## flow/run.sh

```bash
#!/bin/bash
# the make line also repeats each setting of config.mk as NAME=value (left out here)
make -C /OpenROAD-flow-scripts/flow DESIGN_CONFIG=/design/flow/config.mk WORK_HOME=/design/flow/orfs CLKGATE_MAP_FILE= finish
```

## flow/config.mk

```make
export PLATFORM = sky130hd
export DESIGN_NAME = alu
export DESIGN_NICKNAME = alu
export VERILOG_FILES = /design/flow/design.v
export SDC_FILE = /design/flow/constraint.sdc
export NUM_CORES = 4
export LEC_CHECK = 0
export CAP_MARGIN = 20
export CORE_MARGIN = 2
export CORE_UTILIZATION = 58
export SETUP_SLACK_MARGIN = 1.54
export SLEW_MARGIN = 20
```

## flow/constraint.sdc

```tcl
create_clock -name core_clock -period 5.89 [get_ports {clk}]
set_input_delay 1.1780 -clock core_clock [delete_from_list [all_inputs] [get_ports {clk}]]
set_output_delay 1.1780 -clock core_clock [all_outputs]
set_load 0.01 [all_outputs]
```

## flow/design.v

```verilog
module cla_adder(input c_in, input [3:0] A, B, output [3:0] Output, output c_out);
wire [3:0] prop,gen,carry;
assign carry[0]=c_in;
assign gen[0]=A[0]&B[0];
assign prop[0]=A[0]|B[0];
assign carry[1]=(carry[0]&prop[0])|gen[0];
assign Output[0]=A[0]^B[0]^carry[0];
assign gen[1]=A[1]&B[1];
assign prop[1]=A[1]|B[1];
assign carry[2]=(carry[1]&prop[1])|gen[1];
assign Output[1]=A[1]^B[1]^carry[1];
assign gen[2]=A[2]&B[2];
assign prop[2]=A[2]|B[2];
assign carry[3]=(carry[2]&prop[2])|gen[2];
assign Output[2]=A[2]^B[2]^carry[2];
assign gen[3]=A[3]&B[3];
assign prop[3]=A[3]|B[3];
assign c_out=(carry[3]&prop[3])|gen[3];
assign Output[3]=A[3]^B[3]^carry[3];
endmodule
module ones_compliment (
    input [7:0] A,  
    output [7:0] Output
   );
assign Output[0]=A[0]^1;
assign Output[1]=A[1]^1;
assign Output[2]=A[2]^1;
assign Output[3]=A[3]^1;
assign Output[4]=A[4]^1;
assign Output[5]=A[5]^1;
assign Output[6]=A[6]^1;
assign Output[7]=A[7]^1;
endmodule
module twos_compliment (
    input [7:0] A,   
    output [7:0] Output  
   );
wire c_out,c_out2;
wire [7:0] temp_value;
ones_compliment COMPLIMENT1(.A(A),.Output(temp_value));
cla_adder ADDER1(.c_in(1'b0), .A(temp_value[3:0]), .B(4'd1), .Output(Output[3:0]), .c_out(c_out));
cla_adder ADDER2(.c_in(1'b0), .A(temp_value[7:4]), .B({3'd0,c_out}), .Output(Output[7:4]), .c_out(c_out2));
endmodule
module ripple_cla( input c_in, input [7:0] A, B, output [7:0] Output, output c_out);
wire temp_c;
wire [7:0] D;
assign D[0]=B[0]^c_in;
assign D[1]=B[1]^c_in;
assign D[2]=B[2]^c_in;
assign D[3]=B[3]^c_in;
assign D[4]=B[4]^c_in;
assign D[5]=B[5]^c_in;
assign D[6]=B[6]^c_in;
assign D[7]=B[7]^c_in;
cla_adder CLA1(.c_in(c_in),.c_out(temp_c),.A(A[3:0]),.B(D[3:0]),.Output(Output[3:0]));
cla_adder CLA2(.c_in(temp_c),.c_out(c_out),.A(A[7:4]),.B(D[7:4]),.Output(Output[7:4]));
endmodule
module ripple_cla16(input c_in, input [15:0] A, B, output [15:0] Output, output c_out);
wire temp1_c,temp2_c,temp3_c;
wire [15:0] D;
assign D[0]=B[0]^c_in;
assign D[1]=B[1]^c_in;
assign D[2]=B[2]^c_in;
assign D[3]=B[3]^c_in;
assign D[4]=B[4]^c_in;
assign D[5]=B[5]^c_in;
assign D[6]=B[6]^c_in;
assign D[7]=B[7]^c_in;
assign D[8]=B[8]^c_in;
assign D[9]=B[9]^c_in;
assign D[10]=B[10]^c_in;
assign D[11]=B[11]^c_in;
assign D[12]=B[12]^c_in;
assign D[13]=B[13]^c_in;
assign D[14]=B[14]^c_in;
assign D[15]=B[15]^c_in;
cla_adder CLA1(.c_in(c_in),.c_out(temp1_c),.A(A[3:0]),.B(D[3:0]),.Output(Output[3:0]));
cla_adder CLA2(.c_in(temp1_c),.c_out(temp2_c),.A(A[7:4]),.B(D[7:4]),.Output(Output[7:4]));
cla_adder CLA3(.c_in(temp2_c),.c_out(temp3_c),.A(A[11:8]),.B(D[11:8]),.Output(Output[11:8]));
cla_adder CLA4(.c_in(temp3_c),.c_out(c_out),.A(A[15:12]),.B(D[15:12]),.Output(Output[15:12]));
endmodule
module booth_multiplier (
	input clk,  
	input en,  
	input [7:0] A,B,
	output [15:0] Output
);
reg [15:0] posA, negA;
reg [7:0] tempB;
wire [7:0] compA;
reg prev;
wire c_out1, c_out2;
wire [15:0] posOutput, negOutput;
reg [15:0] temp_Output;
function [7:0] sign;  
  input [7:0] A;
  input [7:0] B;
  if(A[7]==B[7])
    sign=0;
  else
    sign=1;
endfunction
function [7:0] absolute_value;  
  input [7:0] input_value;
  if(input_value>8'd127)
    absolute_value=9'd256-input_value;
  else
    absolute_value=input_value;
endfunction
assign Output=(sign(A,B)==1)?(17'd65536-temp_Output):temp_Output;
always @(posedge clk)
begin
  if(en==1)
  begin
    if(tempB[0]==1 & prev==0)
      temp_Output<=posOutput;
    else if(tempB[0]==0 & prev==1)
      temp_Output<=negOutput;
    prev<=tempB[0];
    posA<=(posA<<1);  
    negA<=(negA<<1);  
    tempB<=(tempB>>1);  
  end
  else
    begin
      posA<={8'd0,absolute_value(A)};
      negA<={8'b11111111,compA};
      tempB<=absolute_value(B);
      prev<=1'b0;
      temp_Output<=16'd0;
    end
end
twos_compliment COMPLIMENT1(.A(absolute_value(A)), .Output(compA));
ripple_cla16 CLA1(.c_in(1'b0), .A(temp_Output), .B(negA), .Output(posOutput), .c_out(c_out1));
ripple_cla16 CLA2(.c_in(1'b0), .A(temp_Output), .B(posA), .Output(negOutput), .c_out(c_out2));
endmodule
module display_module (
	input clk,  
	input rst,  
  	input [6:0] b1,b2,b3,b4,  
  	output output_o1,output_o2,output_o3,output_o4,
  	output [0:6] output_bcd
);
reg o1,o2,o3,o4;
reg [0:6] bcd;
reg [63:0] display_count; 
reg [63:0] count;  
assign output_o1=o1;
assign output_o2=o2;
assign output_o3=o3;
assign output_o4=o4;
assign output_bcd=bcd;
always @(posedge clk)
begin
	if(rst==1)
		count=0;
	else
		count=display_count+1;
	if(count%256<=60)
	begin
		o1<=1;
		o2<=1;
		o3<=1;
		o4<=0;
		bcd<=b4;
	end
	else if(count%256>60 & count%256<=120)
	begin
		o1<=1;
		o2<=1;
		o3<=0;
		o4<=1;
		bcd<=b3;
	end
	else if(count%256>120 & count%256<=180 )
	begin
		o1<=1;
		o2<=0;
		o3<=1;
		o4<=1;
		bcd<=b2;
	end
	else if(count%256>180 & count%256<=240 )
	begin
		o1<=0;
		o2<=1;
		o3<=1;
		o4<=1;
		bcd<=b1;
	end
	else if(count==240)
	begin
		count=0;
	end
	display_count<=count;
end
endmodule
module alu(input read,write,dig1,dig2,dig3,dig4,rst,clk,rev,exec,sign, output o1,o2,o3,o4, output [0:6] bcd);
localparam RESET=4'd0;
localparam IDLE=4'd1;
localparam ADDRESS=4'd2;
localparam DISPLAY=4'd3;
localparam WRITE=4'd4;
localparam EXECUTE=4'd5;
localparam DEBOUNCER_CONSTANT=32'b0111_1111_1111_1111_1111_1111_1111_1111;
localparam DEBOUNCER_CLOCK=10;
localparam OPERATOR=4'd1;
localparam OPERAND1=4'd2;
localparam OPERAND2=4'd3;
localparam ADD=4'd0;
localparam SUB=4'd1;
localparam MUL=4'd2;
localparam DIV=4'd3;
reg [3:0] state, location_state;  
reg [3:0] location_state_q;
reg [3:0] di1,di2,di3,di4,di5,add1,add2,add4;  
reg [3:0] di1_q,di2_q,di3_q,di4_q,di5_q,add1_q,add2_q,add4_q;
reg [6:0] b1,b2,b3,b4;  
reg [6:0] b1_q,b2_q,b3_q,b4_q;
reg [63:0] main_count; 
reg [63:0] main_count_q;
reg [31:0] debouncer4,debouncer3,debouncer2,debouncer1;  
reg [31:0] debouncer4_q,debouncer3_q,debouncer2_q,debouncer1_q;
reg [7:0] value, address;  
reg [7:0] value_q, address_q;
reg [31:0] temp_register;  
reg [31:0] temp_register_q;
reg mem_we;  
reg [31:0] mem_wdata;  
reg [31:0] memory[0:31];  
reg [7:0] temp_value,temp_display1,temp_display2;  
reg idle,address_read,mul_en;  
reg address_read_q,mul_en_q;
reg sign_1, sign_2; 
reg sign_1_q, sign_2_q;
wire temp_c_sub,temp_c_add;  
wire [7:0] add_output,sub_output;  
wire [15:0] mul_output, div_output;
function [6:0] bcd_number;  
	input reg [3:0] d;
	case (d)
		4'd0:bcd_number=7'b0000001;
		4'd1:bcd_number=7'b1001111;
		4'd2:bcd_number=7'b0010010;
		4'd3:bcd_number=7'b0000110;
		4'd4:bcd_number=7'b1001100;
		4'd5:bcd_number=7'b0100100;
		4'd6:bcd_number=7'b0100000;
		4'd7:bcd_number=7'b0001111;
		4'd8:bcd_number=7'b0000000;
		4'd9:bcd_number=7'b0001100;
		4'd10:bcd_number=7'b0001000;
		4'd11:bcd_number=7'b1100000;
		4'd12:bcd_number=7'b0110001;
		4'd13:bcd_number=7'b1000010;
		4'd14:bcd_number=7'b0110000;
		4'd15:bcd_number=7'b0111000;
		default:bcd_number=7'b1111111;
	endcase
endfunction
function [6:0] bcd_operator;  
	input reg [3:0] d;
	case (d)
		ADD:bcd_operator=7'b0001000;
		SUB:bcd_operator=7'b0100100;
		MUL:bcd_operator=7'b0011000;
		DIV:bcd_operator=7'b1000010;
		default:bcd_operator=7'b1111111;
	endcase
endfunction
function [7:0] absolute_value;  
	input [7:0] input_value;
	if(input_value>8'd127)
		absolute_value=9'd256-input_value;
	else
		absolute_value=input_value;
endfunction
always @(*)
begin
	if (rst==1)
		state=RESET;
	else if(idle==1)
		state=IDLE;
	else if(address_read_q==1 & exec==1)
		state=EXECUTE;
	else if(address_read_q==1 & read==1)
		state=DISPLAY;
	else if (address_read_q==1 & write==1)
		state=WRITE;
	else if (read==1 | write==1 | exec==1)
		state=ADDRESS;
	else
		state=IDLE;
end
always @(posedge clk)
begin
	if(read==1 | write==1 | rst==1 | exec==1)
		idle<=0;
	else
		idle<=1;
end
always @(*)
begin
	mul_en=mul_en_q;address_read=address_read_q;
	location_state=location_state_q;
	address=address_q;value=value_q;
	di1=di1_q;di2=di2_q;di3=di3_q;di4=di4_q;di5=di5_q;add1=add1_q;add2=add2_q;add4=add4_q;
	b1=b1_q;b2=b2_q;b3=b3_q;b4=b4_q;
	main_count=main_count_q;
	debouncer1=debouncer1_q;debouncer2=debouncer2_q;debouncer3=debouncer3_q;debouncer4=debouncer4_q;
	temp_register=temp_register_q;
	sign_1=sign_1_q;sign_2=sign_2_q;
	temp_value=0;temp_display1=0;temp_display2=0;
	mem_we=0;mem_wdata=0;
	case(state)
		RESET:
			begin
				mul_en=0;address_read=0;
				location_state=RESET;
				address=0;value=0;  
				main_count=0;temp_register=0;sign_1=1;sign_2=1;
				debouncer1=0;debouncer2=0;debouncer3=0;debouncer4=0;
				di1=0;di2=0;di3=0;di4=0;di5=0;add1=0;add2=0;add4=0;  
				b4=7'b0110001;	 
				b3=7'b1110001;	 
				b2=7'b0110000;	 
				b1=7'b1101010;	 
			end
		IDLE:
			begin
				mul_en=0;address_read=0;
				location_state=RESET;
				b4=7'b1001111;	 
				b3=7'b1000010;	 
				b2=7'b1110001;	 
				b1=7'b0110000;	 
			end
		ADDRESS:
			begin
				main_count=main_count+1;
				if(main_count==DEBOUNCER_CLOCK)
				begin
					debouncer1=(debouncer1<<1)+dig1;
					debouncer2=(debouncer2<<1)+dig2;
					debouncer4=(debouncer4<<1)+dig4;
					if(debouncer4==DEBOUNCER_CONSTANT)
					begin
						address_read=1;
						address={add2,add1};  
					end
					else
					begin
						if(debouncer1==DEBOUNCER_CONSTANT)
						begin
							if(rev==0) 
								add1=(add1+1)%16;
							else
								add1=(add1-1)%16;
						end
						if(debouncer2==DEBOUNCER_CONSTANT)
						begin
							if(rev==0) 
								add2=(add2+1)%2;
							else
								add2=(add2-1)%2;
						end
					end
					main_count=0;
					b4=7'b0001000;	 
					b3=7'b1000010;	 
					b2=bcd_number(add2);
					b1=bcd_number(add1);
				end
			end
		EXECUTE:
			begin
				temp_register=memory[address_q];
				case(temp_register[3:0])
					ADD:
						begin
							temp_value=absolute_value(add_output);
							if(temp_register[15]==0 & temp_register[23]==0 & add_output[7]==1)
							begin
								b3=7'b1111111; 
								b2=7'b1111111; 
								b1=7'b1100010;  
							end
							else if(temp_register[15]==1 & temp_register[23]==1 & add_output[7]==0)
							begin
								b3=7'b1111111; 
								b2=7'b1111111; 
								b1=7'b1100011;  
							end
							else
							begin
								if(temp_value!=add_output)
									b3=7'b1111110;  
								else
									b3=7'b1111111; 
								b4=7'b1110110;  
								b2=bcd_number(temp_value[7:4]);
								b1=bcd_number(temp_value[3:0]);
							end
						end
					SUB:
						begin
							temp_value=absolute_value(sub_output);
							if(temp_register[15]==0 & temp_register[23]==1 & sub_output[7]==1)
							begin
								b3=7'b1111111; 
								b2=7'b1111111; 
								b1=7'b1100010;  
							end
							else if(temp_register[15]==1 & temp_register[23]==0 & sub_output[7]==0)
							begin
								b3=7'b1111111; 
								b2=7'b1111111; 
								b1=7'b1100011;  
							end
							else
							begin
								if(temp_value!=sub_output)
									b3=7'b1111110;  
								else
									b3=7'b1111111; 
								b4=7'b1110110;  
								b2=bcd_number(temp_value[7:4]);
								b1=bcd_number(temp_value[3:0]);
							end
						end
					MUL:
						begin
							mul_en=1;
							b4=bcd_number(mul_output[15:12]);
							b3=bcd_number(mul_output[11:8]);
							b2=bcd_number(mul_output[7:4]);
							b1=bcd_number(mul_output[3:0]);
						end
					DIV:
						begin
							b2=bcd_number(div_output[7:4]);
							b1=bcd_number(div_output[3:0]);
						end
					default:
						begin
							b4=7'b1110110;  
							b2=7'b1111110;  
							b1=7'b1111110;  
						end
				endcase
			end
		WRITE:
			begin
				main_count=main_count+1;
				if(main_count==DEBOUNCER_CLOCK)
				begin
					debouncer1=(debouncer1<<1)+dig1;
					debouncer2=(debouncer2<<1)+dig2;
					debouncer3=(debouncer3<<1)+dig3;
					debouncer4=(debouncer4<<1)+dig4;
					if(location_state==RESET)
						location_state=OPERATOR;
					if(debouncer4==DEBOUNCER_CONSTANT)
					begin
						location_state=location_state+1;
						if(location_state>=4)
						begin
							if(sign_1==0)
								temp_display1 = 9'd256-{di3,di2};
							else
								temp_display1={di3,di2};
							if(sign_2==0)
								temp_display2 = 9'd256-{di5,di4};
							else
								temp_display2={di5,di4};
							mem_we=1;
							mem_wdata={8'd0,temp_display2,temp_display1,4'd0,di1};
							address_read=0;
							location_state=RESET;
						end
					end
					else
					begin
						if (location_state==OPERATOR)
						begin
							if(debouncer1==DEBOUNCER_CONSTANT)
							begin
								if(rev==0) 
									di1=(di1+1)%4;
								else
									di1=(di1-1)%4;
							end
						end
						else if(location_state==OPERAND1)
						begin
							sign_1=sign;
							if(debouncer1==DEBOUNCER_CONSTANT)
							begin
								if(rev==0) 
									di2=(di2+1)%16;
								else
									di2=(di2-1)%16;
							end
							if(debouncer2==DEBOUNCER_CONSTANT)
							begin
								sign_1=sign;
								if(rev==0) 
									di3=(di3+1)%8;
								else
									di3=(di3-1)%8;
							end
						end
						else if(location_state==OPERAND2)
						begin
							if(debouncer1==DEBOUNCER_CONSTANT)
							begin
								sign_2=sign;
								if(rev==0) 
									di4=(di4+1)%16;
								else
									di4=(di4-1)%16;
							end
							if(debouncer2==DEBOUNCER_CONSTANT)
							begin
								sign_2=sign;
								if(rev==0) 
									di5=(di5+1)%8;
								else
									di5=(di5-1)%8;
							end
						end
					end
					main_count=0;
					if(location_state==OPERATOR)
					begin
						b4=7'b1100010;  
						b3=7'b0011000;  
						b2=7'b1111111; 
						b1=bcd_operator(di1);
					end
					else if (location_state==OPERAND1)
					begin
						b4=7'b1001111;  
						if(sign)
							b3=7'b1111111;  
						else
							b3=7'b1111110;  
						b2=bcd_number(di3);
						b1=bcd_number(di2);
					end
					else if (location_state==OPERAND2)
					begin
						b4=7'b0010010;  
						if(sign)
							b3=7'b1111111;  
						else
							b3=7'b1111110;  
						b2=bcd_number(di5);
						b1=bcd_number(di4);
					end
					else
					begin
						b4=7'b1111110;  
						b3=7'b1111110;  
						b2=7'b1111110;  
						b1=7'b1111110;  
					end
				end
			end
		DISPLAY:
			begin
				main_count=main_count+1;
				if(main_count==DEBOUNCER_CLOCK)
				begin
					debouncer1=(debouncer1<<1)+dig1;
					debouncer2=(debouncer2<<1)+dig2;
					debouncer3=(debouncer3<<1)+dig3;
					debouncer4=(debouncer4<<1)+dig4;
					if(debouncer4==DEBOUNCER_CONSTANT)
					begin
						address_read=0;
						location_state=RESET;
					end
					else
					begin
						if(debouncer1==DEBOUNCER_CONSTANT)
							location_state=OPERATOR;
						if(debouncer2==DEBOUNCER_CONSTANT)
							location_state=OPERAND1;
						if(debouncer3==DEBOUNCER_CONSTANT)
							location_state=OPERAND2;
					end
					main_count=0;
					temp_register=memory[address_q];
					if(location_state==OPERATOR)
					begin
						b4=7'b1100010;  
						b3=7'b0011000;  
						b2=7'b1111111; 
						b1=bcd_operator(temp_register[3:0]);
					end
					else if (location_state==OPERAND1)
					begin
						temp_value=absolute_value(temp_register[15:8]);
						b4=7'b1001111;  
						if(temp_value!=temp_register[15:8])
							b3=7'b1111110;  
						else
							b3=7'b1111111; 
						b2=bcd_number(temp_value[7:4]);
						b1=bcd_number(temp_value[3:0]);
					end
					else if (location_state==OPERAND2)
					begin
						temp_value=absolute_value(temp_register[23:16]);
						b4=7'b0010010;  
						if(temp_value!=temp_register[23:16])
							b3=7'b1111110;  
						else
							b3=7'b1111111; 
						b2=bcd_number(temp_value[7:4]);
						b1=bcd_number(temp_value[3:0]);
					end
					else
					begin
						b4=7'b1000010;	 
						b3=7'b1001111;	 
						b2=7'b0100100;	 
						b1=7'b0011000;	 
					end
				end
			end
	endcase
end
always @(posedge clk)
begin
	mul_en_q<=mul_en;address_read_q<=address_read;
	location_state_q<=location_state;
	address_q<=address;value_q<=value;
	di1_q<=di1;di2_q<=di2;di3_q<=di3;di4_q<=di4;di5_q<=di5;add1_q<=add1;add2_q<=add2;add4_q<=add4;
	b1_q<=b1;b2_q<=b2;b3_q<=b3;b4_q<=b4;
	main_count_q<=main_count;
	debouncer1_q<=debouncer1;debouncer2_q<=debouncer2;debouncer3_q<=debouncer3;debouncer4_q<=debouncer4;
	temp_register_q<=temp_register;
	sign_1_q<=sign_1;sign_2_q<=sign_2;
	if(mem_we)
		memory[address_q]<=mem_wdata;
end
assign div_output=16'd0;
ripple_cla RIPPLE_CLA1(.c_in(1'b0), .c_out(temp_c_add), .A(temp_register_q[15:8]), .B(temp_register_q[23:16]), .Output(add_output));
ripple_cla RIPPLE_CLA2(.c_in(1'b1), .c_out(temp_c_sub), .A(temp_register_q[15:8]), .B(temp_register_q[23:16]), .Output(sub_output));
booth_multiplier BOOTH(.clk(clk), .A(temp_register_q[15:8]), .B(temp_register_q[23:16]), .en(mul_en_q), .Output(mul_output));
display_module DISPLAY1(.clk(clk), .rst(rst), .b1(b1_q), .b2(b2_q), .b3(b3_q), .b4(b4_q), .output_bcd(bcd), .output_o1(o1), .output_o2(o2), .output_o3(o3), .output_o4(o4));
endmodule
```

==> metrics.sh, run 1 <==
CRIT_PATH_TOP_DELAY_CELL='fa_1'
MAX_CLOCK_FREQ_MHz=154
DETAIL-ROUTE-ANTENNA-NETS=0
NUMBER_OF_FLOPS_MAPPED_TO_ENABLE_CELLS_BY_YOSYS=920
POWER.CLOCK.TOTAL_mW=6.41
POST_SYNTH_AO_OA_AREA_FRACTION_PCT=8.05
TIMING.CRITICAL_PATH.TO_TYPE='flop'
TIMING_WORST_SETUP_PATH_TYPE='flop to flop'
SEQUENTIAL_CELL_AREA_UM2=29100
CRIT_PATH_CELL_TRACE='ha_4 -> maj3_2 -> fa_2 -> fa_2 -> fa_2 -> fa_2 -> fa_2 -> fa_2 -> fa_2 -> fa_2 -> fa_2 -> fa_2 -> fa_2 -> fa_2 -> fa_1 -> xnor2_1 -> a211oi_2 -> xor2_1 -> and2_1'
REG2REG_SETUP_SLACK_NS=-0.61
GRT_START_MAX_NET_PINS=94
SYNTH_CELL_AREA_UM2=49700
LOG.WARNING_COUNT=114
POST_SYNTH_INST_COUNT=3756
CTS.REPORTEDPATHS.CLKPINSLEW_NS=0.06
CLKPWRFRAC_PCT=33.9
IO_PINS=22
TNS_NS=-1.07
SYNTH_NETS=3934
DETAILED_PLACE_HPWL_UM=85900
INITIAL_UTILIZATION_PCT=58.4
CHIP_AREA_UM2=88000
DIE_X_UM=297
TIMING.FINAL.WS_SETUP_NS=-0.611
POWER_DENSITY_nW_PER_UM2=313
POWER.LARGEST_GROUP='sequential cells'
YOSYSSEQAREASHARE_PCT=58.6
HOLD_START='BOOTH.tempB[1]$_DFF_P_'
WORST-ENDPOINT-ARRIVAL_NS=7.10
LARGEST_AREA_CELL='edfxtp_1'
PERIOD_USED_PCT=110
WORSTHOLDPATHTYPE='flop to flop'
FINCLKSKEW_NS=0.0510
ASYNCSETRESETFLOPFRACSYNTH_PCT=0
FILL_CELLS=5546
WORSTSKEWPAIRLATENCY_NS=0.72
PEAKVDDDROP_V=0.000317
NUMSYNTHFLOPS=994
YS_SH_ADDER_PCT=4.92
COUNT_OF_PORT_BUFFERS_ADDED_DURING_PLACEMENT=21
YS_SH_SIMPLE_PCT=12.5
WL_PER_CELL_UM=28.1
SYNTH.CELLMIX.XORXNORSHARE_PCT=3.29
YS_CHIP_AREA_UM2=49700
POST_SYNTH_MAIN_AREA_CONTRIBUTORS='edfxtp_1 56%, mux4_2 7.0%, ha_1 3.1%, dfxtp_1 3.0%, mux2i_1 2.1%'
POWER_SWITCHING_mW=5.49
FIRST_ITER_VIOLATIONS=3813
FAILED_LAYOUT_CHECKS='negative setup slack'
ROW_COUNT=107
DRT_FIRST_PASS_ITERS=6
SYNTH.LOGIC.TOP_FAMILY='simple AND/OR/NAND/NOR gates'
CRIT_TOP_CELL='fa_2'
NUM_VIAS=34500
SYN_TO_FINAL_GROWTH_PCT=21.4
CRIT_PATH_MAX_INCR_DELAY_NS=0.44
WORST_R2R_STARTPOINT='BOOTH.temp_Output[0]$_SDFFE_PN0P_'
GRT_PASS1_VIAS=32700
FINALSETUPVIOLCOUNT=3
CELL_WITH_THE_MOST_INSTANCES_AFTER_SYNTHESIS='edfxtp_1'
YOSYSUNIQUECELLTYPES=95
CTS.ROOT.BUFFER_CELL='clkbuf_16'
RUN_STATUS='complete, but fails checks'
RSZ0062_AT_GRT='yes'
YS_CELLS=3756
LOGIC_AREA_UM2=20900
POSTCTSHOLDBUFS=0
WORST-R2R-CELL-COUNT=19
TIMING_HOLD_VIOLATIONS_FINAL=0
TIMING.FINAL.MAX_SLEW_VIOLATIONS=0
DETAIL_ROUTE.WIRELENGTH_UM=149000
GRT_PASS1_WL_UM=204000
SYNTHMUXAREASHARE_PCT=9.81
P_COMB_SHARE_PCT=22.7
MIN_TO='BOOTH.tempB[0]$_DFF_P_'
INTERNAL_POWER_mW=13.4
HOLD_WS_NS=0.430
PG_COMB_mW=4.30
SLEW_HEADROOM_PCT=9.85
FLOORPLAN.DIE.HEIGHT_UM=297
WORST_EP_REQUIRED_TIME_NS=6.49
SYNTH.CELLS.MOST_FREQUENT='920 x edfxtp_1, 268 x nor2_1, 222 x nand2_1, 155 x mux4_2, 153 x o21ai_0'
CRITICAL_PATH.MAX_FANOUT=3
CTS_TREE='yes'
CRIT_CELLS=19
MAX-CAP-VIOLATIONS=0
PLACE.GP.CONGESTION=0.941
CLK_PATH_BUF_DEPTH=3
INITIAL_ANTENNA_VIOLATION_COUNT=1
SEQ_POWER_SHARE_PCT=43.4
GRT_USAGE_PCT=31.3
WORST_SETUP_PATH_STARTPOINT='BOOTH.temp_Output[0]$_SDFFE_PN0P_'
MIN_PERIOD_NS=6.50
CELL_CLASS_CONTRIBUTING_THE_BIGGEST_SHARE_OF_WORST_PATH_DELAY='adder cells'
SYNTH-WARNING-COUNT=3
ROUTE.DETAILED.VIAS_PER_INST=6.52
YOSYS_MOST_USED_DFF='edfxtp_1'
CORE_REGION_AREA_UM2=85000
DRC=0
LEAKAGE_nW=19.3
TIMING.CRITICAL_PATH.BUF_INV=0
HTREE_LEVELS=3
MIN_PATH_CELLS=2
GLOBALROUTE.TOTALOVERFLOW=0
NUMCLOCKSINKS=994
NUMBER_OF_CTS_INSERTED_BUFFERS=101
CRITICAL_PATH.REG2REG.ENDPOINT='BOOTH.temp_Output[15]$_SDFFE_PN0P_'
TOP_CELL_AREA_SHARE_PCT=55.6
SYNTH.AVG_CELL_AREA_UM2=13.2
POWERSEQ_mW=8.19
TIGHTESTPINTRANSITION_NS=1.35
SWITCHING_PORTION_OF_TOTAL_POWER_PCT=29.0
WORST_SETUP_PATH_START_KIND='flop'
TIMING.CRITICAL_PATH.TO='BOOTH.temp_Output[15]$_SDFFE_PN0P_'
FINAL_NET_COUNT=4244
## per-stage QoR
stage	cells	util [%]	power (mW)	worst slack (ns)	area, µm²
2_1_floorplan	3756	-	10.8	-0.385	50500
5_1_grt	5291	70.9	19.6	-0.835	60300
3_5_place_dp	4897	61.9	11.6	-0.599	52700
6_report	5292	70.9	18.9	-0.611	60300
4_1_cts	5209	68.6	18.4	-0.624	58400
3_3_place_gp	4897	61.9	11.5	-0.682	52700
## final cells by class
| cell class | instances | area share (%) |
|---|---|---|
| flip-flops and latches | 994 | 48.3 |
| inverters | 123 | 0.786 |
| clock inverters | 51 | 0.896 |
| well taps | 1144 | 2.37 |
| diodes | 1 | 0.00415 |
| multi-input cells | 2440 | 34.6 |
| clock buffers | 133 | 4.53 |
| repair buffers | 406 | 8.49 |
## repair_timing
item,in CTS,in global routing
setup endpoints to repair,1555,1493
gates resized,197,213
cloned,26,30
buffers inserted,102,52
pin swaps,44,54
## per-layer routing
metal / GRT usage, % / up-vias / part of all wire (%)
met5: 0 / - / 0
met1: 42.5 / 17200 / 38
met4: 12.4 / 0 / 6.1
li1: - / 15000 / -
met3: 5.33 / 474 / 8.8
met2: 50.7 / 1889 / 47
==> run 2: changes to the inputs <==
- CORE_UTILIZATION: 58 -> 45
- MAX_ROUTING_LAYER: default -> met4
- MIN_ROUTING_LAYER: default -> met2
- SETUP_SLACK_MARGIN: 1.54 -> default
- clock period: 5.89 -> 4.49 ns (I/O delays scaled with it)
==> run 2 against run 1 <==
Still fails the layout checks on negative setup slack. Critical path depth is 1 higher. Clock power is 37% higher. Global-route usage is 6.1 points higher. Via count is 32% higher. Sequential power is 31% higher. Critical endpoint unchanged. Largest power group unchanged. Highest routed layer unchanged.
==> metrics.sh, run 2 <==
TIMING.CRITICAL_PATH.BUF_INV=0  # unchanged
YS_SH_SIMPLE_PCT=12.5  # unchanged
ROUTE.DETAILED.VIAS_PER_INST=7.67  # was 6.52
CRITICAL_PATH.MAX_FANOUT=3  # unchanged
CTS.ROOT.BUFFER_CELL='clkbuf_16'  # unchanged
TIGHTESTPINTRANSITION_NS=1.08  # was 1.35 ns
NUMBER_OF_FLOPS_MAPPED_TO_ENABLE_CELLS_BY_YOSYS=920  # unchanged
CRIT_TOP_CELL='fa_2'  # unchanged
FIRST_ITER_VIOLATIONS=8451  # was 3813
WORST-R2R-CELL-COUNT=20  # was 19
SLEW_HEADROOM_PCT=27.0  # was 9.85%
POST_SYNTH_MAIN_AREA_CONTRIBUTORS='edfxtp_1 56%, mux4_2 7.0%, ha_1 3.1%, dfxtp_1 3.0%, mux2i_1 2.1%'  # unchanged
REG2REG_SETUP_SLACK_NS=-2.00  # was -0.61 ns
DETAILED_PLACE_HPWL_UM=92700  # was 85900 µm
ROW_COUNT=121  # was 107
DETAIL_ROUTE.WIRELENGTH_UM=137000  # was 149000 µm
NUMCLOCKSINKS=994  # unchanged
ASYNCSETRESETFLOPFRACSYNTH_PCT=0  # unchanged
GRT_START_MAX_NET_PINS=95  # was 94
PG_COMB_mW=6.09  # was 4.30 mW
WORST-ENDPOINT-ARRIVAL_NS=7.11  # was 7.10 ns
SYNTH-WARNING-COUNT=3  # unchanged
WORST_EP_REQUIRED_TIME_NS=5.10  # was 6.49 ns
HOLD_WS_NS=0.429  # was 0.430 ns
PLACE.GP.CONGESTION=1.03  # was 0.941
CTS_TREE='yes'  # unchanged
POSTCTSHOLDBUFS=0  # unchanged
CTS.REPORTEDPATHS.CLKPINSLEW_NS=0.06  # about the same
DIE_X_UM=336  # was 297 µm
FINAL_CORE_UTIL_PCT=56.8  # was 70.9%
PEAKVDDDROP_V=0.000400  # was 0.000317 V
CLK_PATH_BUF_DEPTH=3  # unchanged
TNS_NS=-13.09  # was -1.07 ns
SYNTHMUXAREASHARE_PCT=9.81  # unchanged
WORSTHOLDPATHTYPE='flop to flop'  # unchanged
MAX_CLOCK_FREQ_MHz=154  # about the same
TIMING_WORST_SETUP_PATH_TYPE='flop to flop'  # unchanged
SWITCHING_PORTION_OF_TOTAL_POWER_PCT=29.4  # was 29.0%
WORSTSKEWPAIRLATENCY_NS=0.74  # was 0.72 ns
POWER_SWITCHING_mW=7.51  # was 5.49 mW
WORST_SETUP_PATH_START_KIND='flop'  # unchanged
CRIT_CELLS=20  # was 19
PLACEDINSTANCEAREA_UM2=57700  # was 52700 µm²
CRIT_PATH_MAX_INCR_DELAY_NS=0.39  # was 0.44 ns
TIMING.CRITICAL_PATH.TO_TYPE='flop'  # unchanged
INITIAL_ANTENNA_VIOLATION_COUNT=1  # unchanged
SYNTH.AVG_CELL_AREA_UM2=13.2  # unchanged
YS_CHIP_AREA_UM2=49700  # unchanged
PLACED_CELLS=5692  # was 4897
YOSYSSEQAREASHARE_PCT=58.6  # unchanged
STDCELL_AREA_UM2=62000  # was 60300 µm²
CELL_WITH_THE_MOST_INSTANCES_AFTER_SYNTHESIS='edfxtp_1'  # unchanged
POWERSEQ_mW=10.7  # was 8.19 mW
NUMSYNTHFLOPS=994  # unchanged
SYNTH.CELLMIX.XORXNORSHARE_PCT=3.29  # unchanged
TIMING_HOLD_VIOLATIONS_FINAL=0  # unchanged
PERIOD_USED_PCT=145  # was 110%
YOSYS_MOST_USED_DFF='edfxtp_1'  # unchanged
LAYOUT.CELLS.NON_FILLER=5926  # was 5292
TIMING.CRITICAL_PATH.TO='BOOTH.temp_Output[15]$_SDFFE_PN0P_'  # unchanged
NUMBER_OF_CTS_INSERTED_BUFFERS=105  # was 101
HTREE_LEVELS=3  # unchanged
POWER.CLOCK.TOTAL_mW=8.77  # was 6.41 mW
CRIT_PATH_TOP_DELAY_CELL='fa_2'  # was fa_1
LARGEST_AREA_CELL='edfxtp_1'  # unchanged
CRIT_PATH_CELL_TRACE='ha_4 -> maj3_2 -> fa_2 -> fa_2 -> fa_2 -> fa_2 -> fa_2 -> fa_2 -> fa_2 -> fa_2 -> fa_2 -> fa_2 -> fa_2 -> fa_2 -> fa_2 -> xor2_1 -> nor2_1 -> a211oi_2 -> xor2_1 -> and2_1'  # was ha_4 -> maj3_2 -> fa_2 -> fa_2 -> fa_2 -> fa_2 -> fa_2 -> fa_2 -> fa_2 -> fa_2 -> fa_2 -> fa_2 -> fa_2 -> fa_2 -> fa_1 -> xnor2_1 -> a211oi_2 -> xor2_1 -> and2_1
TOP_CELL_AREA_SHARE_PCT=55.6  # unchanged
INTERNAL_POWER_mW=18.1  # was 13.4 mW
GRT_USAGE_PCT=37.4  # was 31.3%
YOSYSUNIQUECELLTYPES=95  # unchanged
DRC=0  # unchanged
DESIGN_POWER_TOTAL_mW=25.6  # was 18.9 mW
WORST_SETUP_PATH_STARTPOINT='BOOTH.posA[0]$_SDFF_PP0_'  # was BOOTH.temp_Output[0]$_SDFFE_PN0P_
CHIP_AREA_UM2=113000  # was 88000 µm²
CORE_REGION_AREA_UM2=109000  # was 85000 µm²
INITIAL_UTILIZATION_PCT=45.5  # was 58.4%
MIN_TO='BOOTH.tempB[2]$_DFF_P_'  # was BOOTH.tempB[0]$_DFF_P_
SYNTH_NETS=3934  # unchanged
CLKPWRFRAC_PCT=34.3  # was 33.9%
HOLD_START='BOOTH.tempB[3]$_DFF_P_'  # was BOOTH.tempB[1]$_DFF_P_
SYNTH.LOGIC.TOP_FAMILY='simple AND/OR/NAND/NOR gates'  # unchanged
TIMING.FINAL.WS_SETUP_NS=-2.00  # was -0.611 ns
COUNT_OF_PORT_BUFFERS_ADDED_DURING_PLACEMENT=21  # unchanged
POWER.LARGEST_GROUP='sequential cells'  # unchanged
CELL_CLASS_CONTRIBUTING_THE_BIGGEST_SHARE_OF_WORST_PATH_DELAY='adder cells'  # unchanged
LEAKAGE_nW=20.5  # was 19.3 nW
CRITICAL_PATH.REG2REG.ENDPOINT='BOOTH.temp_Output[15]$_SDFFE_PN0P_'  # unchanged
IO_PINS=22  # unchanged
YS_CELLS=3756  # unchanged
FINAL_NET_COUNT=4532  # was 4244
POST_SYNTH_AO_OA_AREA_FRACTION_PCT=8.05  # unchanged
POST_SYNTH_INST_COUNT=3756  # unchanged
WL_PER_CELL_UM=23.2  # was 28.1 µm
MIN_PATH_CELLS=2  # unchanged
LOG.WARNING_COUNT=112  # was 114
YS_SH_ADDER_PCT=4.92  # unchanged
FINALSETUPVIOLCOUNT=20  # was 3
TIMING.FINAL.MAX_SLEW_VIOLATIONS=0  # unchanged
P_COMB_SHARE_PCT=23.8  # was 22.7%
SYNTH.CELLS.MOST_FREQUENT='920 x edfxtp_1, 268 x nor2_1, 222 x nand2_1, 155 x mux4_2, 153 x o21ai_0'  # unchanged
SEQ_POWER_SHARE_PCT=41.8  # was 43.4%
GRT_PASS1_VIAS=50200  # was 32700
SYN_TO_FINAL_GROWTH_PCT=24.9  # was 21.4%
FLOORPLAN.DIE.HEIGHT_UM=336  # was 297 µm
GLOBALROUTE.TOTALOVERFLOW=0  # unchanged
MAX-CAP-VIOLATIONS=0  # unchanged
NUM_VIAS=45400  # was 34500
SYNTH_CELL_AREA_UM2=49700  # unchanged
FAILED_LAYOUT_CHECKS='negative setup slack'  # unchanged
MIN_PERIOD_NS=6.49  # was 6.50 ns
WORST_R2R_STARTPOINT='BOOTH.posA[0]$_SDFF_PP0_'  # was BOOTH.temp_Output[0]$_SDFFE_PN0P_
DETAIL-ROUTE-ANTENNA-NETS=0  # unchanged
RSZ0062_AT_GRT='yes'  # unchanged
DP_WORST_SETUP_SLACK_NS=-1.98  # was -0.599 ns
DRT_FIRST_PASS_ITERS=10  # was 6
POWER_DENSITY_nW_PER_UM2=412  # was 313 nW/µm²
GRT_PASS1_WL_UM=206000  # was 204000 µm
FINCLKSKEW_NS=0.0505  # was 0.0510 ns
RUN_STATUS='complete, but fails checks'  # unchanged
==> run 2: timing repair <==
item / 4_1_cts / 5_1_grt
setup endpoints to repair: 1042 / 989
buffers inserted: 15 / 16
pin swaps: 33 / 50
cloned: 0 / 4
resized: 75 / 54
==> run 2: layer usage <==
| metal | track usage [%] | vias up | share of wire (%) |
|---|---|---|---|
| met5 | - | - | 0 |
| met1 | - | 15800 | 0 |
| met2 | 43.4 | 12900 | 51 |
| met4 | 7.38 | 0 | 8.2 |
| met3 | 47.6 | 1228 | 41 |
| li1 | - | 15500 | - |
==> run 2: area by class of cell <==
cell class	count	area, µm²
antenna	9	22.5
inverter	123	469
sequential	994	29100
timing repair buffer	691	6660
clock inverter	65	658
multi-input combinational	2439	20500
fill	8818	47100
tap	1476	1850
clock buffer	129	2780
==> run 3: changes to the inputs <==
- MAX_ROUTING_LAYER: met4 -> default
- MIN_ROUTING_LAYER: met2 -> default
- clock period: 4.49 -> 8.99 ns (I/O delays scaled with it)
==> run 3 against run 2 <==
Now clean on timing, DRC and antenna. Clock skew rose by 0.014 ns. Cell area shrank 11%. Setup slack improved by 3.0 ns. Total power fell by 54%. First-iteration DRC count shrank 63%. Combinational power down 68%. Clock-buffer cell count rose by 4. Sequential power decreased by about 50%. Critical endpoint unchanged.
==> metrics.sh, run 3 <==
P_COMB_SHARE_PCT=16.7  # was 23.8%
DIE_X_UM=336  # unchanged
CORE_REGION_AREA_UM2=109000  # unchanged
YOSYSUNIQUECELLTYPES=95  # unchanged
ASYNCSETRESETFLOPFRACSYNTH_PCT=0  # unchanged
POWER.LARGEST_GROUP='sequential cells'  # unchanged
FINCLKSKEW_NS=0.0648  # was 0.0505 ns
SEQ_POWER_SHARE_PCT=46.0  # was 41.8%
DRT_FIRST_PASS_ITERS=5  # was 10
POWER_SWITCHING_mW=3.23  # was 7.51 mW
POST_SYNTH_AO_OA_AREA_FRACTION_PCT=8.05  # unchanged
YOSYSSEQAREASHARE_PCT=58.6  # unchanged
NUMBER_OF_FLOPS_MAPPED_TO_ENABLE_CELLS_BY_YOSYS=920  # unchanged
WORST_SETUP_PATH_STARTPOINT='BOOTH.temp_Output[0]$_SDFFE_PN0P_'  # was BOOTH.posA[0]$_SDFF_PP0_
PG_COMB_mW=1.95  # was 6.09 mW
YS_SH_ADDER_PCT=4.92  # unchanged
TOP_CELL_AREA_SHARE_PCT=55.6  # unchanged
CTS_TREE='yes'  # unchanged
LOGIC_AREA_UM2=19400  # was 20500 µm²
POST_SYNTH_MAIN_AREA_CONTRIBUTORS='edfxtp_1 56%, mux4_2 7.0%, ha_1 3.1%, dfxtp_1 3.0%, mux2i_1 2.1%'  # unchanged
GLOBALROUTE.TOTALOVERFLOW=0  # unchanged
NUMBER_OF_CTS_INSERTED_BUFFERS=105  # unchanged
POWERSEQ_mW=5.39  # was 10.7 mW
WORST_R2R_STARTPOINT='BOOTH.temp_Output[0]$_SDFFE_PN0P_'  # was BOOTH.posA[0]$_SDFF_PP0_
LARGEST_AREA_CELL='edfxtp_1'  # unchanged
CRIT_PATH_TOP_DELAY_CELL='fa_1'  # was fa_2
WORSTHOLDPATHTYPE='flop to flop'  # unchanged
SYNTH.AVG_CELL_AREA_UM2=13.2  # unchanged
WORSTSKEWPAIRLATENCY_NS=0.70  # was 0.74 ns
SYNTH-WARNING-COUNT=3  # unchanged
WORST-ENDPOINT-ARRIVAL_NS=8.52  # was 7.11 ns
CRIT_TOP_CELL='fa_1'  # was fa_2
INITIAL_ANTENNA_VIOLATION_COUNT=0  # was 1
SYN_TO_FINAL_GROWTH_PCT=11.3  # was 24.9%
YS_SH_SIMPLE_PCT=12.5  # unchanged
MAX_CLOCK_FREQ_MHz=126  # was 154 MHz
YOSYS_MOST_USED_DFF='edfxtp_1'  # unchanged
LOG.WARNING_COUNT=109  # was 112
SYNTH_NETS=3934  # unchanged
MIN_TO='BOOTH.tempB[1]$_DFF_P_'  # was BOOTH.tempB[2]$_DFF_P_
INTERNAL_POWER_mW=8.49  # was 18.1 mW
PERIOD_USED_PCT=88.5  # was 145%
TIMING.FINAL.WS_SETUP_NS=1.03  # was -2.00 ns
DESIGN_POWER_TOTAL_mW=11.7  # was 25.6 mW
WORST_SETUP_PATH_START_KIND='flop'  # unchanged
CRIT_PATH_CELL_TRACE='ha_1 -> maj3_1 -> fa_1 -> fa_1 -> fa_1 -> fa_1 -> fa_1 -> fa_1 -> fa_1 -> fa_1 -> fa_1 -> fa_1 -> fa_1 -> fa_1 -> fa_1 -> xor2_1 -> nor2_1 -> a211oi_1 -> xor2_1 -> and2_1'  # was ha_4 -> maj3_2 -> fa_2 -> fa_2 -> fa_2 -> fa_2 -> fa_2 -> fa_2 -> fa_2 -> fa_2 -> fa_2 -> fa_2 -> fa_2 -> fa_2 -> fa_2 -> xor2_1 -> nor2_1 -> a211oi_2 -> xor2_1 -> and2_1
SWITCHING_PORTION_OF_TOTAL_POWER_PCT=27.5  # was 29.4%
HTREE_LEVELS=3  # unchanged
CRIT_CELLS=20  # unchanged
RESIZE_COUNT_POST_CTS=0  # was 75
MIN_PATH_CELLS=2  # unchanged
LEAKAGE_nW=17.1  # was 20.5 nW
ROUTE.DETAILED.VIAS_PER_INST=5.89  # was 7.67
TIMING.FINAL.MAX_SLEW_VIOLATIONS=0  # unchanged
CRIT_PATH_MAX_INCR_DELAY_NS=0.47  # was 0.39 ns
REG2REG_SETUP_SLACK_NS=1.03  # was -2.00 ns
NUMCLOCKSINKS=994  # unchanged
SYNTH.CELLS.MOST_FREQUENT='920 x edfxtp_1, 268 x nor2_1, 222 x nand2_1, 155 x mux4_2, 153 x o21ai_0'  # unchanged
POSTCTSHOLDBUFS=0  # unchanged
DP_WORST_SETUP_SLACK_NS=1.03  # was -1.98 ns
CTS_POST_SETUP_BUFFERS_INSERTED=0  # was 15
SEQUENTIAL_CELL_AREA_UM2=29100  # about the same
IO_PINS=22  # unchanged
SLEW_HEADROOM_PCT=23.7  # was 27.0%
FILL_CELLS=9324  # was 8818
POWER_DENSITY_nW_PER_UM2=212  # was 412 nW/µm²
CELL_WITH_THE_MOST_INSTANCES_AFTER_SYNTHESIS='edfxtp_1'  # unchanged
FIRST_ITER_VIOLATIONS=3137  # was 8451
CRITICAL_PATH.MAX_FANOUT=10  # was 3
DETAIL_ROUTE.WIRELENGTH_UM=123000  # was 137000 µm
RUN_STATUS='no timing/DRC/antenna violations'  # was complete, but fails checks
YS_CHIP_AREA_UM2=49700  # unchanged
WL_PER_CELL_UM=23.0  # was 23.2 µm
HOLD_START='BOOTH.tempB[2]$_DFF_P_'  # was BOOTH.tempB[3]$_DFF_P_
NUMSYNTHFLOPS=994  # unchanged
CLKPWRFRAC_PCT=37.3  # was 34.3%
DRC=0  # unchanged
DETAIL-ROUTE-ANTENNA-NETS=0  # unchanged
DETAILED_PLACE_HPWL_UM=81700  # was 92700 µm
GRT_USAGE_PCT=21.7  # was 37.4%
CELL_CLASS_CONTRIBUTING_THE_BIGGEST_SHARE_OF_WORST_PATH_DELAY='adder cells'  # unchanged
CRITICAL_PATH.REG2REG.ENDPOINT='BOOTH.temp_Output[15]$_SDFFE_PN0P_'  # unchanged
CLK_PATH_BUF_DEPTH=3  # unchanged
GRT_PASS1_WL_UM=187000  # was 206000 µm
POWER.CLOCK.TOTAL_mW=4.38  # was 8.77 mW
TIMING.CRITICAL_PATH.BUF_INV=0  # unchanged
GRT_PASS1_VIAS=30100  # was 50200
CTS.REPORTEDPATHS.CLKPINSLEW_NS=0.06  # about the same
TIMING.CRITICAL_PATH.TO='BOOTH.temp_Output[15]$_SDFFE_PN0P_'  # unchanged
PLACE.GP.CONGESTION=0.936  # was 1.03
PEAKVDDDROP_V=0.000170  # was 0.000400 V
TIMING.CRITICAL_PATH.TO_TYPE='flop'  # unchanged
NUM_VIAS=31500  # was 45400
TIMING_WORST_SETUP_PATH_TYPE='flop to flop'  # unchanged
CTS.ROOT.BUFFER_CELL='clkbuf_16'  # unchanged
ROW_COUNT=121  # unchanged
FLOORPLAN.DIE.HEIGHT_UM=336  # unchanged
MIN_PERIOD_NS=7.96  # was 6.49 ns
SYNTH_CELL_AREA_UM2=49700  # unchanged
SYNTH.CELLMIX.XORXNORSHARE_PCT=3.29  # unchanged
POST_SYNTH_INST_COUNT=3756  # unchanged
FINALSETUPVIOLCOUNT=0  # was 20
TIMING_HOLD_VIOLATIONS_FINAL=0  # unchanged
GRT_START_MAX_NET_PINS=95  # unchanged
COUNT_OF_PORT_BUFFERS_ADDED_DURING_PLACEMENT=21  # unchanged
INITIAL_UTILIZATION_PCT=45.5  # unchanged
WORST-R2R-CELL-COUNT=20  # unchanged
TNS_NS=0  # was -13.09 ns
MAX-CAP-VIOLATIONS=0  # unchanged
WORST_EP_REQUIRED_TIME_NS=9.55  # was 5.10 ns
SYNTH.LOGIC.TOP_FAMILY='simple AND/OR/NAND/NOR gates'  # unchanged
SYNTHMUXAREASHARE_PCT=9.81  # unchanged
TIGHTESTPINTRANSITION_NS=1.15  # was 1.08 ns
YS_CELLS=3756  # unchanged
FINAL_NET_COUNT=3959  # was 4532
DETAIL_ROUTE.ANTENNA_DIODES=0  # was 9
FINAL_CORE_UTIL_PCT=50.7  # was 56.8%
RSZ0062_AT_GRT='no'  # was yes
CHIP_AREA_UM2=113000  # unchanged
==> run 3: cell type report <==
class / instances / share of cell area, %
Clock buffer: 133 / 5.15
Clock inverter: 60 / 1.19
Inverter: 123 / 0.835
Multi-Input combinational cell: 2439 / 35.1
Sequential cell: 994 / 52.7
Tap cell: 1476 / 3.34
Timing Repair Buffer: 118 / 1.74
==> run 3: per-stage QoR <==
step,area (µm²),hold WS (ns),instances
2_1_floorplan,49700,0.401,3756
3_3_place_gp,51700,0.411,5150
3_5_place_dp,51700,0.419,5150
4_1_cts,55200,0.431,5343
5_1_grt,55300,0.460,5343
6_report,55300,0.426,5343
==> run 3: routing by layer <==
layer | share of wire [%] | track usage, %
met2 | 46 | 34.1
met5 | 0 | 0
met4 | 2.5 | 5.91
met3 | 6.2 | 3.32
met1 | 45 | 31.4
==> run 4: changes to the inputs <==
- CELL_PAD_IN_SITES_GLOBAL_PLACEMENT: default -> 2
- CORE_MARGIN: 2 -> 3
- CORE_UTILIZATION: 45 -> 20
- CTS_CLUSTER_DIAMETER: default -> 308
- MAX_ROUTING_LAYER: default -> met5
- PLACE_DENSITY: default -> 0.75
- SETUP_SLACK_MARGIN: default -> 1.11
- SLEW_MARGIN: 20 -> 25
- clock period: 8.99 -> 4.99 ns (I/O delays scaled with it)
==> run 4 against run 3 <==
The layout now fails its checks (negative setup slack). Highest routed layer unchanged. Cell area increased by 18%. Synthesized cell count stayed put. Wire length rose by 24%.
==> metrics.sh, run 4 <==
YOSYS_MOST_USED_DFF='edfxtp_1'  # unchanged
SEQ_POWER_SHARE_PCT=42.4  # was 46.0%
YS_CELLS=3756  # unchanged
MAX-CAP-VIOLATIONS=0  # unchanged
PG_COMB_mW=5.15  # was 1.95 mW
TIMING.FINAL.MAX_SLEW_VIOLATIONS=0  # unchanged
CTS.ROOT.BUFFER_CELL='clkbuf_16'  # unchanged
MIN_PERIOD_NS=6.43  # was 7.96 ns
CRITICAL_PATH.REG2REG.ENDPOINT='BOOTH.temp_Output[15]$_SDFFE_PN0P_'  # unchanged
SYNTH_NETS=3934  # unchanged
LARGEST_AREA_CELL='edfxtp_1'  # unchanged
WORST_EP_REQUIRED_TIME_NS=5.57  # was 9.55 ns
FAILED_LAYOUT_CHECKS='negative setup slack'
YOSYSSEQAREASHARE_PCT=58.6  # unchanged
CELL_WITH_THE_MOST_INSTANCES_AFTER_SYNTHESIS='edfxtp_1'  # unchanged
WORST-ENDPOINT-ARRIVAL_NS=7.01  # was 8.52 ns
NUMBER_OF_CTS_INSERTED_BUFFERS=104  # was 105
LEAKAGE_nW=20.7  # was 17.1 nW
PERIOD_USED_PCT=129  # was 88.5%
TIGHTESTPINTRANSITION_NS=1.07  # was 1.15 ns
WORST_SETUP_PATH_START_KIND='flop'  # unchanged
INTERNAL_POWER_mW=16.2  # was 8.49 mW
TIMING_HOLD_VIOLATIONS_FINAL=0  # unchanged
TIMING.CRITICAL_PATH.BUF_INV=0  # unchanged
ASYNCSETRESETFLOPFRACSYNTH_PCT=0  # unchanged
DIE_X_UM=504  # was 336 µm
WORSTSKEWPAIRLATENCY_NS=0.77  # was 0.70 ns
FINALSETUPVIOLCOUNT=13  # was 0
POST_SYNTH_AO_OA_AREA_FRACTION_PCT=8.05  # unchanged
DETAILED_PLACE_HPWL_UM=94600  # was 81700 µm
DESIGN_POWER_TOTAL_mW=22.8  # was 11.7 mW
WORST_R2R_STARTPOINT='BOOTH.posA[0]$_SDFF_PP0_'  # was BOOTH.temp_Output[0]$_SDFFE_PN0P_
TIMING_WORST_SETUP_PATH_TYPE='flop to flop'  # unchanged
SYNTH_CELL_AREA_UM2=49700  # unchanged
CELL_CLASS_CONTRIBUTING_THE_BIGGEST_SHARE_OF_WORST_PATH_DELAY='adder cells'  # unchanged
SYNTH.AVG_CELL_AREA_UM2=13.2  # unchanged
NUMSYNTHFLOPS=994  # unchanged
WORST_SETUP_PATH_STARTPOINT='BOOTH.posA[0]$_SDFF_PP0_'  # was BOOTH.temp_Output[0]$_SDFFE_PN0P_
TIMING.CRITICAL_PATH.TO='BOOTH.temp_Output[15]$_SDFFE_PN0P_'  # unchanged
CTS_TREE='yes'  # unchanged
ROW_COUNT=182  # was 121
SWITCHING_PORTION_OF_TOTAL_POWER_PCT=28.8  # was 27.5%
GLOBALROUTE.TOTALOVERFLOW=0  # unchanged
RUN_STATUS='complete, but fails checks'  # was no timing/DRC/antenna violations
CRIT_PATH_TOP_DELAY_CELL='fa_2'  # was fa_1
SLEW_HEADROOM_PCT=28.3  # was 23.7%
CRIT_CELLS=20  # unchanged
WORSTHOLDPATHTYPE='flop to flop'  # unchanged
REG2REG_SETUP_SLACK_NS=-1.44  # was 1.03 ns
SYNTH.CELLMIX.XORXNORSHARE_PCT=3.29  # unchanged
POWERSEQ_mW=9.66  # was 5.39 mW
DRT_FIRST_PASS_ITERS=5  # unchanged
GRT_PASS1_WL_UM=218000  # was 187000 µm
MIN_PATH_CELLS=2  # unchanged
FLOORPLAN.DIE.HEIGHT_UM=504  # was 336 µm
PEAKVDDDROP_V=0.000267  # was 0.000170 V
CRIT_PATH_MAX_INCR_DELAY_NS=0.38  # was 0.47 ns
SYNTH.CELLS.MOST_FREQUENT='920 x edfxtp_1, 268 x nor2_1, 222 x nand2_1, 155 x mux4_2, 153 x o21ai_0'  # unchanged
MAX_CLOCK_FREQ_MHz=156  # was 126 MHz
SYNTH.LOGIC.TOP_FAMILY='simple AND/OR/NAND/NOR gates'  # unchanged
POST_SYNTH_INST_COUNT=3756  # unchanged
COUNT_OF_PORT_BUFFERS_ADDED_DURING_PLACEMENT=21  # unchanged
CORE_REGION_AREA_UM2=246000  # was 109000 µm²
DP_WORST_SETUP_SLACK_NS=-1.47  # was 1.03 ns
POST_SYNTH_MAIN_AREA_CONTRIBUTORS='edfxtp_1 56%, mux4_2 7.0%, ha_1 3.1%, dfxtp_1 3.0%, mux2i_1 2.1%'  # unchanged
WORST-R2R-CELL-COUNT=20  # unchanged
PLACE.GP.CONGESTION=0.859  # was 0.936
CHIP_AREA_UM2=254000  # was 113000 µm²
CRITICAL_PATH.MAX_FANOUT=3  # was 10
FIRST_ITER_VIOLATIONS=3243  # was 3137
NUMBER_OF_FLOPS_MAPPED_TO_ENABLE_CELLS_BY_YOSYS=920  # unchanged
DETAIL_ROUTE.ANTENNA_DIODES=0  # unchanged
RSZ0062_AT_GRT='yes'  # was no
WL_PER_CELL_UM=19.8  # was 23.0 µm
DETAIL_ROUTE.WIRELENGTH_UM=153000  # was 123000 µm
P_COMB_SHARE_PCT=22.6  # was 16.7%
TIMING.FINAL.WS_SETUP_NS=-1.44  # was 1.03 ns
FINCLKSKEW_NS=0.0844  # was 0.0648 ns
IO_PINS=22  # unchanged
GRT_USAGE_PCT=11.1  # was 21.7%
CRIT_PATH_CELL_TRACE='ha_4 -> maj3_2 -> fa_2 -> fa_2 -> fa_2 -> fa_2 -> fa_2 -> fa_2 -> fa_2 -> fa_2 -> fa_2 -> fa_2 -> fa_2 -> fa_2 -> fa_2 -> xor2_1 -> nor2_1 -> a211oi_2 -> xor2_1 -> and2_1'  # was ha_1 -> maj3_1 -> fa_1 -> fa_1 -> fa_1 -> fa_1 -> fa_1 -> fa_1 -> fa_1 -> fa_1 -> fa_1 -> fa_1 -> fa_1 -> fa_1 -> fa_1 -> xor2_1 -> nor2_1 -> a211oi_1 -> xor2_1 -> and2_1
LOG.WARNING_COUNT=112  # was 109
POWER_SWITCHING_mW=6.56  # was 3.23 mW
CLK_PATH_BUF_DEPTH=3  # unchanged
NUMCLOCKSINKS=994  # unchanged
SYNTHMUXAREASHARE_PCT=9.81  # unchanged
POWER_DENSITY_nW_PER_UM2=349  # was 212 nW/µm²
MIN_TO='BOOTH.tempB[6]$_DFF_P_'  # was BOOTH.tempB[1]$_DFF_P_
SYN_TO_FINAL_GROWTH_PCT=31.6  # was 11.3%
YS_SH_ADDER_PCT=4.92  # unchanged
CRIT_TOP_CELL='fa_2'  # was fa_1
FINAL_NET_COUNT=4471  # was 3959
SYNTH-WARNING-COUNT=3  # unchanged
CTS.REPORTEDPATHS.CLKPINSLEW_NS=0.06  # about the same
INITIAL_UTILIZATION_PCT=20.2  # was 45.5%
HTREE_LEVELS=3  # unchanged
YS_CHIP_AREA_UM2=49700  # unchanged
CLKPWRFRAC_PCT=35.0  # was 37.3%
POWER.CLOCK.TOTAL_mW=7.99  # was 4.38 mW
GRT_PASS1_VIAS=33600  # was 30100
HOLD_START='BOOTH.tempB[7]$_SDFF_PP0_'  # was BOOTH.tempB[2]$_DFF_P_
NUM_VIAS=34300  # was 31500
HOLD_WS_NS=0.429  # was 0.426 ns
INITIAL_ANTENNA_VIOLATION_COUNT=3  # was 0
TOP_CELL_AREA_SHARE_PCT=55.6  # unchanged
YS_SH_SIMPLE_PCT=12.5  # unchanged
YOSYSUNIQUECELLTYPES=95  # unchanged
DRC=0  # unchanged
GRT_START_MAX_NET_PINS=94  # was 95
POWER.LARGEST_GROUP='sequential cells'  # unchanged
TIMING.CRITICAL_PATH.TO_TYPE='flop'  # unchanged
DETAIL-ROUTE-ANTENNA-NETS=0  # unchanged
ROUTE.DETAILED.VIAS_PER_INST=4.46  # was 5.89
## run 4: layout make-up
cell class                 instances  area, µm²
tap                             3312       4140
clock buffer                     125       2690
inverter                         123        467
fill                           25200     181000
timing repair buffer             631       7630
multi-input combinational       2439      20500
clock inverter                    69        812
sequential                       994      29100
## run 4: repair_timing
item	CTS	global route
gates cloned	39	41
setup buffers	68	45
setup endpoints to repair	1594	1594
pin swaps	73	45
gates resized	242	96
hold buffers	0	0
## run 4: metrics by stage
step / cell area (µm²) / utilization [%] / setup TNS [ns] / std cells
final: 65400 / 26.5 / -4.76 / 7693
after global placement: 57600 / 23.4 / -9.96 / 7306
after CTS: 63600 / 25.8 / -4.48 / 7607
after detailed placement: 57600 / 23.4 / -10.58 / 7306
after floorplan: 50200 / - / -19.19 / 3756
after global routing: 65400 / 26.5 / -8.17 / 7693
## run 4: routing by layer
layer  up-vias  track usage (%)  share of wire [%]
met5         -                0                  0
met4         0             2.54                2.9
met3       238             2.22                7.2
met2      1244             17.9                 47
met1     17300             15.2                 43
li1      15500                -                  -
==> run 5: changes to the inputs <==
- ABC_AREA: default -> 1
- CELL_PAD_IN_SITES_GLOBAL_PLACEMENT: 2 -> default
- CORE_MARGIN: 3 -> 2
- CORE_UTILIZATION: 20 -> 72
- CTS_CLUSTER_DIAMETER: 308 -> 399
- MAX_ROUTING_LAYER: met5 -> default
- PLACE_DENSITY: 0.75 -> default
- SETUP_SLACK_MARGIN: 1.11 -> 1.06
- SLEW_MARGIN: 25 -> 20
- clock period: 4.99 -> 6.88 ns (I/O delays scaled with it)
==> run 5 against run 4 <==
The run now finishes clean. Via count grew 14%. Maximum frequency grew 0.72%. Register-to-register slack improved by 1.9 ns. Synthesized area up 1.4%. Critical path depth unchanged. Total power is 32% lower. Synthesized cell count is 40% higher. Flip-flop count unchanged. Clock-buffer cell count is 6 lower. Critical endpoint unchanged. Largest cell class unchanged.
==> metrics.sh, run 5 <==
SWITCHING_PORTION_OF_TOTAL_POWER_PCT=30.9  # was 28.8%
DETAILED_PLACE_HPWL_UM=84400  # was 94600 µm
POWERSEQ_mW=7.02  # was 9.66 mW
DETAIL_ROUTE.WIRELENGTH_UM=132000  # was 153000 µm
RSZ0062_AT_GRT='yes'  # unchanged
POWER_DENSITY_nW_PER_UM2=283  # was 349 nW/µm²
ROUTE.DETAILED.VIAS_PER_INST=6.22  # was 4.46
WORST-ENDPOINT-ARRIVAL_NS=6.99  # was 7.01 ns
SYNTH-WARNING-COUNT=3  # unchanged
TIMING.FINAL.MAX_SLEW_VIOLATIONS=0  # unchanged
MIN_PERIOD_NS=6.38  # was 6.43 ns
WORSTHOLDPATHTYPE='flop to flop'  # unchanged
YOSYS_MOST_USED_DFF='edfxtp_1'  # unchanged
DRT_FIRST_PASS_ITERS=8  # was 5
YOSYSSEQAREASHARE_PCT=57.8  # was 58.6%
WORST_SETUP_PATH_STARTPOINT='BOOTH.temp_Output[1]$_SDFFE_PN0P_'  # was BOOTH.posA[0]$_SDFF_PP0_
CORE_REGION_AREA_UM2=68900  # was 246000 µm²
FINALSETUPVIOLCOUNT=0  # was 13
YOSYSUNIQUECELLTYPES=57  # was 95
CTS_TREE='yes'  # unchanged
POWER.CLOCK.TOTAL_mW=5.36  # was 7.99 mW
NUMCLOCKSINKS=994  # unchanged
PLACED_CELLS=6112  # was 7306
NUMSYNTHFLOPS=994  # unchanged
TOP_CELL_AREA_SHARE_PCT=54.9  # was 55.6%
LARGEST_AREA_CELL='edfxtp_1'  # unchanged
INITIAL_ANTENNA_VIOLATION_COUNT=2  # was 3
HOLD_START='BOOTH.tempB[1]$_DFF_P_'  # was BOOTH.tempB[7]$_SDFF_PP0_
SYNTH.CELLS.MOST_FREQUENT='1022 x nand2_1, 920 x edfxtp_1, 788 x nor2_1, 549 x inv_1, 416 x nand3_1'  # was 920 x edfxtp_1, 268 x nor2_1, 222 x nand2_1, 155 x mux4_2, 153 x o21ai_0
SLEW_HEADROOM_PCT=28.3  # about the same
DP_WORST_SETUP_SLACK_NS=0.473  # was -1.47 ns
TIGHTESTPINTRANSITION_NS=1.06  # was 1.07 ns
SYN_TO_FINAL_GROWTH_PCT=9.34  # was 31.6%
PEAKVDDDROP_V=0.000385  # was 0.000267 V
TIMING.FINAL.WS_SETUP_NS=0.497  # was -1.44 ns
TIMING.CRITICAL_PATH.BUF_INV=0  # unchanged
PLACEDINSTANCEAREA_UM2=51800  # was 57600 µm²
FLOORPLAN.DIE.HEIGHT_UM=268  # was 504 µm
IO_PINS=22  # unchanged
CRIT_PATH_MAX_INCR_DELAY_NS=0.44  # was 0.38 ns
WL_PER_CELL_UM=20.9  # was 19.8 µm
HOLD_WS_NS=0.438  # was 0.429 ns
FIRST_ITER_VIOLATIONS=5198  # was 3243
YS_CELLS=5261  # was 3756
WORST_R2R_STARTPOINT='BOOTH.temp_Output[1]$_SDFFE_PN0P_'  # was BOOTH.posA[0]$_SDFF_PP0_
WORST_EP_REQUIRED_TIME_NS=7.49  # was 5.57 ns
WORSTSKEWPAIRLATENCY_NS=0.72  # was 0.77 ns
GRT_PASS1_VIAS=37600  # was 33600
FINAL_CORE_UTIL_PCT=79.9  # was 26.5%
CLKPWRFRAC_PCT=34.4  # was 35.0%
POST_SYNTH_MAIN_AREA_CONTRIBUTORS='edfxtp_1 55%, nand2_1 7.6%, nor2_1 5.9%, nand3_1 4.1%, inv_1 4.1%'  # was edfxtp_1 56%, mux4_2 7.0%, ha_1 3.1%, dfxtp_1 3.0%, mux2i_1 2.1%
POST_SYNTH_INST_COUNT=5261  # was 3756
SYNTH.AVG_CELL_AREA_UM2=9.57  # was 13.2 µm²
TNS_NS=0  # was -4.76 ns
CRIT_PATH_CELL_TRACE='o21ai_0 -> o21ai_1 -> fa_2 -> fa_2 -> fa_2 -> fa_2 -> fa_2 -> fa_2 -> fa_2 -> fa_2 -> fa_2 -> fa_2 -> fa_2 -> fa_2 -> fa_1 -> xnor2_1 -> nand2_1 -> o211ai_1 -> o21ai_1 -> a21oi_1'  # was ha_4 -> maj3_2 -> fa_2 -> fa_2 -> fa_2 -> fa_2 -> fa_2 -> fa_2 -> fa_2 -> fa_2 -> fa_2 -> fa_2 -> fa_2 -> fa_2 -> fa_2 -> xor2_1 -> nor2_1 -> a211oi_2 -> xor2_1 -> and2_1
CELL_WITH_THE_MOST_INSTANCES_AFTER_SYNTHESIS='nand2_1'  # was edfxtp_1
GRT_USAGE_PCT=36.7  # was 11.1%
LOG.WARNING_COUNT=120  # was 112
RUN_STATUS='no timing/DRC/antenna violations'  # was complete, but fails checks
YS_SH_SIMPLE_PCT=21.0  # was 12.5%
FINAL_NET_COUNT=5464  # was 4471
CTS.REPORTEDPATHS.CLKPINSLEW_NS=0.07  # was 0.06 ns
CTS.ROOT.BUFFER_CELL='clkbuf_16'  # unchanged
POSTCTSHOLDBUFS=0  # unchanged
WORST-R2R-CELL-COUNT=20  # unchanged
CHIP_AREA_UM2=72100  # was 254000 µm²
LAYOUT.CELLS.NON_FILLER=6298  # was 7693
LEAKAGE_nW=20.2  # was 20.7 nW
DIE_X_UM=268  # was 504 µm
GRT_START_MAX_NET_PINS=158  # was 94
PG_COMB_mW=3.21  # was 5.15 mW
CLK_PATH_BUF_DEPTH=3  # unchanged
PERIOD_USED_PCT=92.8  # was 129%
HTREE_LEVELS=3  # unchanged
CRIT_TOP_CELL='fa_2'  # unchanged
TIMING.CRITICAL_PATH.TO_TYPE='flop'  # unchanged
INITIAL_UTILIZATION_PCT=73.1  # was 20.2%
MAX_CLOCK_FREQ_MHz=157  # was 156 MHz
POST_SYNTH_AO_OA_AREA_FRACTION_PCT=8.53  # was 8.05%
P_COMB_SHARE_PCT=20.6  # was 22.6%
MIN_PATH_CELLS=2  # unchanged
DETAIL-ROUTE-ANTENNA-NETS=0  # unchanged
CRITICAL_PATH.REG2REG.ENDPOINT='BOOTH.temp_Output[15]$_SDFFE_PN0P_'  # unchanged
TIMING_HOLD_VIOLATIONS_FINAL=0  # unchanged
INTERNAL_POWER_mW=10.8  # was 16.2 mW
CELL_CLASS_CONTRIBUTING_THE_BIGGEST_SHARE_OF_WORST_PATH_DELAY='adder cells'  # unchanged
YS_CHIP_AREA_UM2=50400  # was 49700 µm²
NUMBER_OF_FLOPS_MAPPED_TO_ENABLE_CELLS_BY_YOSYS=920  # unchanged
MIN_TO='BOOTH.tempB[0]$_DFF_P_'  # was BOOTH.tempB[6]$_DFF_P_
NUM_VIAS=39200  # was 34300
PLACE.GP.CONGESTION=0.978  # was 0.859
WORST_SETUP_PATH_START_KIND='flop'  # unchanged
GLOBALROUTE.TOTALOVERFLOW=0  # unchanged
COUNT_OF_PORT_BUFFERS_ADDED_DURING_PLACEMENT=21  # unchanged
GRT_PASS1_WL_UM=202000  # was 218000 µm
SYNTH_CELL_AREA_UM2=50400  # was 49700 µm²
ROW_COUNT=96  # was 182
POWER.LARGEST_GROUP='sequential cells'  # unchanged
CRIT_PATH_TOP_DELAY_CELL='fa_1'  # was fa_2
YS_SH_ADDER_PCT=4.81  # was 4.92%
MAX-CAP-VIOLATIONS=0  # unchanged
REG2REG_SETUP_SLACK_NS=0.50  # was -1.44 ns
-- run 5: what timing repair did --
| item | in CTS | in global routing |
|---|---|---|
| endpoints found under the hold margin | 0 | 0 |
| resized | 1 | 5 |
| buffers inserted | 1 | 3 |
| endpoints found under the setup margin | 3 | 9 |
| pin swaps | 3 | 1 |
-- run 5: layer usage --
metal	vias to the layer above	part of all wire, %	global-route usage, %
li1	18000	-	-
met1	18500	38	49.7
met2	2301	46	58.1
met3	409	11	7.00
met4	0	4.6	16.8
met5	-	0	0
-- run 5: layout make-up --
cell class,count,area (µm²)
flip-flops and latches,994,29100
multi-input cells,3505,18400
fillers,4306,13900
clock buffers,119,2560
inverters,568,2140
well taps,931,1160
repair buffers,118,967
clock inverters,62,671
diodes,1,2.50
No activity file was given, so power comes from the tool's default toggle rates.
